==> inputs of build 20 <==
Design dma_ahb_simple, start of the top module:
module dma_ahb_simple
(
       input   wire          HRESETn
     , input   wire          HCLK
     , input   wire          S_HSEL
     , input   wire  [31:0]  S_HADDR
     , input   wire  [ 1:0]  S_HTRANS
     , input   wire          S_HWRITE
     , input   wire  [ 2:0]  S_HSIZE
     , input   wire  [ 2:0]  S_HBURST
     , input   wire  [31:0]  S_HWDATA
     , output  wire  [31:0]  S_HRDATA
     , output  wire  [ 1:0]  S_HRESP
     , input   wire          S_HREADYin
     , output  wire          S_HREADYout
     , output  wire          IRQ
     , output  wire          M_HBUSREQ
     , input   wire          M_HGRANT
     , output  wire  [31:0]  M_HADDR
     , output  wire  [ 1:0]  M_HTRANS
     , output  wire          M_HWRITE
     , output  wire  [ 2:0]  M_HSIZE
     , output  wire  [ 2:0]  M_HBURST
     , output  wire  [ 3:0]  M_HPROT
     , output  wire  [31:0]  M_HWDATA
     , input   wire  [31:0]  M_HRDATA
     , input   wire  [ 1:0]  M_HRESP
     , input   wire          M_HREADY
);
clock: 5.76 ns
lec_check: 0
abc_area: 1
cap_margin: 40
cell_pad_in_sites_global_placement: 2
core_margin: 2
core_utilization: 34
cts_cluster_size: 23
gpl_routability_driven: 1
gpl_timing_driven: 1
max_routing_layer: met4
place_density: 0.78
slew_margin: 5
run.sh (not shown) runs the stock make flow with config.mk's settings and CLKGATE_MAP_FILE=.
==> inputs of trial 23, as changes to build 20 <==
ABC_AREA = not set   (was 1)
CAP_MARGIN = 20   (was 40)
CELL_PAD_IN_SITES_GLOBAL_PLACEMENT = not set   (was 2)
CORE_UTILIZATION = 70   (was 34)
CTS_CLUSTER_SIZE = not set   (was 23)
GPL_ROUTABILITY_DRIVEN = not set   (was 1)
GPL_TIMING_DRIVEN = not set   (was 1)
MAX_ROUTING_LAYER = not set   (was met4)
PLACE_DENSITY = not set   (was 0.78)
SETUP_SLACK_MARGIN = -0.18   (was not set)
SLEW_MARGIN = 20   (was 5)
==> flow/constraint.sdc (replaced) <==
create_clock -name core_clock -period 1.9 [get_ports {HCLK}]
set_input_delay 0.3800 -clock core_clock [delete_from_list [all_inputs] [get_ports {HCLK}]]
set_output_delay 0.3800 -clock core_clock [all_outputs]
set_load 0.01 [all_outputs]
==> inputs of build 38, as changes to build 20 <==
ABC_AREA = not set   (was 1)
CAP_MARGIN = 20   (was 40)
CELL_PAD_IN_SITES_GLOBAL_PLACEMENT = not set   (was 2)
CORE_UTILIZATION = 40   (was 34)
CTS_CLUSTER_SIZE = not set   (was 23)
GPL_ROUTABILITY_DRIVEN = not set   (was 1)
GPL_TIMING_DRIVEN = not set   (was 1)
MAX_ROUTING_LAYER = not set   (was met4)
PLACE_DENSITY = not set   (was 0.78)
SLEW_MARGIN = 20   (was 5)
==> flow/constraint.sdc (replaced) <==
create_clock -name core_clock -period 2.48 [get_ports {HCLK}]
set_input_delay 0.4960 -clock core_clock [delete_from_list [all_inputs] [get_ports {HCLK}]]
set_output_delay 0.4960 -clock core_clock [all_outputs]
set_load 0.01 [all_outputs]
==> qor summary <==
quantity	build 38	build 20	trial 23
Run status	complete, but fails checks	complete, no violations	did not finish
Failing step	-	-	global routing (5_1_grt)
Reasons for failing layout checks	negative setup slack	-	-
Clock network contribution to total cell area	0.0664	0.0713	-
Critical register-to-register path startpoint	u_master.dma_rd_bnum[11]	u_csr.u_csr.csr_ctl_en	-
Switching power share of the total	0.206	0.222	-
Worst-case hold slack	0.0277 ns	0.374 ns	-
Sequential share of cell area	0.520	0.514	-
Total power draw	34.4 mW	15.9 mW	-
Number of max-slew violations in the final report	0	0	-
Total standard cell area after synthesis	43,500 um2	47,400 um2	43,500 um2
Power share of the combinational group	0.012	0.032	-
Slowest stage delay, CP	0.57 ns	0.71 ns	-
Resized cells post-CTS	19	0	652
Register area	28,400 um2	28,400 um2	-
Seq_cells	1,018	1,018	-
Diode insertion count for antenna repair	0	2	-
Detail-routed net length per standard cell	25.1 um	21.0 um	-
Post-Place Worst Slack	-0.159 ns	1.77 ns	-0.716 ns
Maximum operating frequency	395 MHz	258 MHz	-
Multi-input logic area	15,200 um2	15,400 um2	-
Met2 Routed Length	61.9 mm	74.7 mm	-
Worst-case clock skew	0.0474 ns	0.0621 ns	-
Heaviest power group	registers	registers	-
Capture point of the worst reg-to-reg path	u_master.dma_wr_burst[1]	u_master.HADDR[5]	-
Power figures rest on the tool's default switching activity, not on a simulated workload.
